==> inputs of v8 <==
==> flow/design.v (excerpt) <==
module izhikevich_neuron #(parameter DT = 16'h0100)  
(
    input wire clk,
    input wire rst,
    input wire [15:0] I,           
    output reg spike               
);
Settings: LEC_CHECK=0, ABC_AREA=1, CAP_MARGIN=20, CORE_ASPECT_RATIO=0.7, CORE_MARGIN=2, CORE_UTILIZATION=72, CTS_CLUSTER_DIAMETER=332, CTS_CLUSTER_SIZE=100, PLACE_DENSITY=0.6, SETUP_SLACK_MARGIN=3.96, SLEW_MARGIN=20, TNS_END_PERCENT=10; clock period 13.4 ns.
run.sh (not shown) runs the stock make flow with config.mk's settings and CLKGATE_MAP_FILE=.
==> inputs of v27, as changes to v8 <==
CORE_ASPECT_RATIO = unset   (was 0.7)
CTS_CLUSTER_DIAMETER = 168   (was 332)
CTS_CLUSTER_SIZE = unset   (was 100)
PLACE_DENSITY = unset   (was 0.6)
PLACE_DENSITY_LB_ADDON = 0.08   (was unset)
SETUP_SLACK_MARGIN = unset   (was 3.96)
TNS_END_PERCENT = unset   (was 10)
==> flow/constraint.sdc (replaced) <==
create_clock -name core_clock -period 11.9 [get_ports {clk}]
set_input_delay 2.3800 -clock core_clock [delete_from_list [all_inputs] [get_ports {clk}]]
set_output_delay 2.3800 -clock core_clock [all_outputs]
set_load 0.01 [all_outputs]
==> inputs of v25, as changes to v8 <==
CORE_ASPECT_RATIO = unset   (was 0.7)
CORE_UTILIZATION = 71   (was 72)
CTS_CLUSTER_DIAMETER = unset   (was 332)
CTS_CLUSTER_SIZE = unset   (was 100)
PLACE_DENSITY = unset   (was 0.6)
PLACE_DENSITY_LB_ADDON = 0.11   (was unset)
SETUP_SLACK_MARGIN = 2.71   (was 3.96)
TNS_END_PERCENT = unset   (was 10)
==> flow/constraint.sdc (replaced) <==
create_clock -name core_clock -period 10.0 [get_ports {clk}]
set_input_delay 2.0000 -clock core_clock [delete_from_list [all_inputs] [get_ports {clk}]]
set_output_delay 2.0000 -clock core_clock [all_outputs]
set_load 0.01 [all_outputs]
==> metrics.csv <==
stage,metric,value,unit
place,gp_congestion,0.953,
place,dpl_cell_area,18100,um2
outcome,error,[ERROR GRT-0232] Routing congestion too high. Check the congestion heatmap in the GUI.,
floorplanning,die_y,153,um
place,hpwl,36.0,mm
global_route,use_met3,58.8,%
cts,ctsResizeCount,193,
global_route,gr-usage-met2,93.8,%
floorplanning,die-area,23300,um2
outcome,haltStage,global routing,
outcome,outcome,stopped before the end,
Source of the figures above: v25

==> metrics.csv <==
stage,metric,value,unit
cts,cts_buffer_depth,2,
cts,ctsResizeCount,0,
setup_path,crit_slowest_cell,dfstp_2,
floorplanning,die-area,23000,um2
outcome,outcome,timing/DRC/antenna clean,
place,dpl_cell_area,16200,um2
place,hpwl,33.2,mm
layout,sh_comb_area,75.6,%
worst_hold_path,hold_end,u[9],
detailed_routing,met1_length,16.3,mm
global_route,gr-usage-met2,60.8,%
floorplanning,die_y,152,um
setup_path,r2r_end,v[14],
global_route,use_met3,3.71,%
Source of the figures above: v27

==> metrics.csv <==
stage,metric,value,unit
global_route,gr-usage-met2,58.2,%
place,gp_congestion,0.925,
yosys,top_cell_area_share,32.2,%
place,hpwl,32.2,mm
global_route,use_met3,10.8,%
place,dpl_cell_area,16300,um2
cts,ctsResizeCount,138,
worst_hold_path,min_path_type,reg -> reg,
outcome,outcome,timing/DRC/antenna clean,
timing,fmax,90.8,MHz
yosys,yosys.area_share.simple,14.7,%
setup_path,crit_path_start_kind,register,
floorplanning,die_y,128,um
yosys,ys_cells,2026,
setup_path,worst-path-buf-inv,12,
Source of the figures above: v8


---

==> build 23 <==
==> flow/design.v <==
module izhikevich_neuron #(parameter DT = 16'h0100)  
(
    input wire clk,
    input wire rst,
    input wire [15:0] I,           
    output reg spike               
);
    reg signed [15:0] v, u;
    wire signed [15:0] a = 16'h0051;    
    wire signed [15:0] b = 16'h0200;    
    wire signed [15:0] c = -16'sd16640;  
    wire signed [15:0] d = 16'h0800;    
    wire signed [15:0] v_sq;
    wire signed [15:0] term1, term2, term3, dv_raw, du_raw;
    wire signed [15:0] bv;
    localparam signed [15:0] V_THRESH = 16'd7680;  
    cordic_mult sq_v (.x(v), .y(v), .out(v_sq));
    cordic_mult mul_004 (.x(16'h0148), .y(v_sq), .out(term1));
    cordic_mult mul_5v (.x(16'h0500), .y(v), .out(term2));
    assign term3 = 16'd35840;  
    assign dv_raw = term1 + term2 + term3 - u + I;
    cordic_mult mul_bv (.x(b), .y(v), .out(bv));
    assign du_raw = (bv - u);
    wire signed [15:0] du;
    cordic_mult mul_a (.x(a), .y(du_raw), .out(du));
    wire signed [31:0] dv_dt = dv_raw * $signed(DT);
    wire signed [31:0] du_dt = du * $signed(DT);
    always @(posedge clk or posedge rst) begin
        if (rst) begin
            v <= c;
            u <= 0;
            spike <= 0;
        end else begin
            if (v >= V_THRESH) begin
                v <= c;
                u <= u + d;
                spike <= 1;
            end else begin
                v <= v + dv_dt[23:8];  
                u <= u + du_dt[23:8];
                spike <= 0;
            end
        end
    end
endmodule
module cordic_mult(
    input signed [15:0] x,
    input signed [15:0] y,
    output signed [15:0] out
);
    wire signed [31:0] temp;
    assign temp = x * y;
    assign out = temp[23:8];  
endmodule
==> flow/run.sh <==
#!/bin/bash
# the make line also repeats each setting of config.mk as NAME=value (left out here)
make -C /OpenROAD-flow-scripts/flow DESIGN_CONFIG=/design/flow/config.mk WORK_HOME=/design/flow/orfs CLKGATE_MAP_FILE= finish
==> flow/config.mk <==
export PLATFORM = sky130hd
export DESIGN_NAME = izhikevich_neuron
export DESIGN_NICKNAME = izhikevich_neuron
export VERILOG_FILES = /design/flow/design.v
export SDC_FILE = /design/flow/constraint.sdc
export NUM_CORES = 4
export LEC_CHECK = 0
export ABC_AREA = 0
export CAP_MARGIN = 5
export CELL_PAD_IN_SITES_DETAIL_PLACEMENT = 1
export CELL_PAD_IN_SITES_GLOBAL_PLACEMENT = 2
export CORE_MARGIN = 10
export CORE_UTILIZATION = 30
export CTS_CLUSTER_DIAMETER = 98
export CTS_CLUSTER_SIZE = 22
export GPL_ROUTABILITY_DRIVEN = 0
export HOLD_SLACK_MARGIN = 0.25
export MAX_ROUTING_LAYER = met4
export MIN_ROUTING_LAYER = met2
export PLACE_DENSITY_LB_ADDON = 0.27
export SETUP_SLACK_MARGIN = -1.07
export SLEW_MARGIN = 10
==> flow/constraint.sdc <==
create_clock -name core_clock -period 12.0 [get_ports {clk}]
set_input_delay 2.4000 -clock core_clock [delete_from_list [all_inputs] [get_ports {clk}]]
set_output_delay 2.4000 -clock core_clock [all_outputs]
set_load 0.01 [all_outputs]
==> build 39 (differences from build 23) <==
Settings changed: ABC_AREA 0 to default, CAP_MARGIN 5 to 20, CELL_PAD_IN_SITES_DETAIL_PLACEMENT 1 to default, CELL_PAD_IN_SITES_GLOBAL_PLACEMENT 2 to default, CORE_MARGIN 10 to 2, CORE_UTILIZATION 30 to 56, CTS_CLUSTER_DIAMETER 98 to default, CTS_CLUSTER_SIZE 22 to default, GPL_ROUTABILITY_DRIVEN 0 to default, HOLD_SLACK_MARGIN 0.25 to default, MAX_ROUTING_LAYER met4 to default, MIN_ROUTING_LAYER met2 to default, PLACE_DENSITY_LB_ADDON 0.27 to default, SETUP_SLACK_MARGIN -1.07 to default, SLEW_MARGIN 10 to 20.
==> flow/constraint.sdc (replaced) <==
create_clock -name core_clock -period 6.65 [get_ports {clk}]
set_input_delay 1.3300 -clock core_clock [delete_from_list [all_inputs] [get_ports {clk}]]
set_output_delay 1.3300 -clock core_clock [all_outputs]
set_load 0.01 [all_outputs]
==> build 78 (differences from build 23) <==
Settings changed: CAP_MARGIN 5 to 20, CELL_PAD_IN_SITES_GLOBAL_PLACEMENT 2 to 3, CORE_ASPECT_RATIO from default to 1.92, CORE_MARGIN 10 to 3, CORE_UTILIZATION 30 to 41, CTS_CLUSTER_DIAMETER 98 to default, CTS_CLUSTER_SIZE 22 to default, GPL_ROUTABILITY_DRIVEN 0 to default, GPL_TIMING_DRIVEN from default to 0, HOLD_SLACK_MARGIN 0.25 to default, MAX_ROUTING_LAYER met4 to default, MIN_ROUTING_LAYER met2 to default, PLACE_DENSITY_LB_ADDON 0.27 to default, SETUP_SLACK_MARGIN -1.07 to default, SLEW_MARGIN 10 to 20.
==> flow/constraint.sdc (replaced) <==
create_clock -name core_clock -period 18.6 [get_ports {clk}]
set_input_delay 3.7200 -clock core_clock [delete_from_list [all_inputs] [get_ports {clk}]]
set_output_delay 3.7200 -clock core_clock [all_outputs]
set_load 0.01 [all_outputs]
==> trial 25 (differences from build 23) <==
Settings changed: ABC_AREA 0 to default, CAP_MARGIN 5 to 20, CELL_PAD_IN_SITES_DETAIL_PLACEMENT 1 to default, CELL_PAD_IN_SITES_GLOBAL_PLACEMENT 2 to default, CORE_MARGIN 10 to 2, CORE_UTILIZATION 30 to 40, CTS_CLUSTER_DIAMETER 98 to default, CTS_CLUSTER_SIZE 22 to default, GPL_ROUTABILITY_DRIVEN 0 to default, HOLD_SLACK_MARGIN 0.25 to default, MAX_ROUTING_LAYER met4 to default, MIN_ROUTING_LAYER met2 to default, PLACE_DENSITY from default to 0.6, PLACE_DENSITY_LB_ADDON 0.27 to default, SETUP_SLACK_MARGIN -1.07 to default, SLEW_MARGIN 10 to 20.
==> flow/constraint.sdc (replaced) <==
create_clock -name core_clock -period 11.7 [get_ports {clk}]
set_input_delay 2.3400 -clock core_clock [delete_from_list [all_inputs] [get_ports {clk}]]
set_output_delay 2.3400 -clock core_clock [all_outputs]
set_load 0.01 [all_outputs]
==> qor summary <==
quantity	build 23	build 39	trial 25	build 78
Highest cell delay on the worst timing path	530 ps	560 ps	620 ps	930 ps
Met3 layer usage reported by global route	0.284	0.0249	0.0166	0.00837
Minimum hold slack	549 ps	533 ps	529 ps	530 ps
Setup violations, final	2	20	0	0
Summed area of non-filler cells in the final layout	16,100 um^2	19,700 um^2	16,700 um^2	15,500 um^2
Share of the core filled with cells	0.336	0.762	0.460	0.441
Final layout net count	2,218	2,520	2,256	2,182
Post-CTS setup buffer count	0	52	1	0
HPWL after detailed placement	33.9 mm	30.6 mm	27.8 mm	36.4 mm
Total Routed Length	38.6 mm	37.0 mm	31.9 mm	41.0 mm
Global-route met1 utilization	0	0.358	0.231	0.212
Run status	finished with violations	finished with violations	timing/DRC/antenna clean	timing/DRC/antenna clean
Layout check failures	setup timing	setup timing	-	-
Met1 layer wirelength in the final routing	0 um	15.6 mm	14.3 mm	13.2 mm
WP data arrival	12,580 ps	11,410 ps	11,640 ps	13,970 ps
Fraction of area in non-clock buffers	0.0408	0.157	0.0588	0.0194
Inserted Diodes	10	0	0	0
Start point of the critical path	v[2]	v[8]	v[10]	v[6]
Required time at the endpoint of the critical path	12,210 ps	6860 ps	11,920 ps	18,820 ps
Core Rows	80	59	70	95
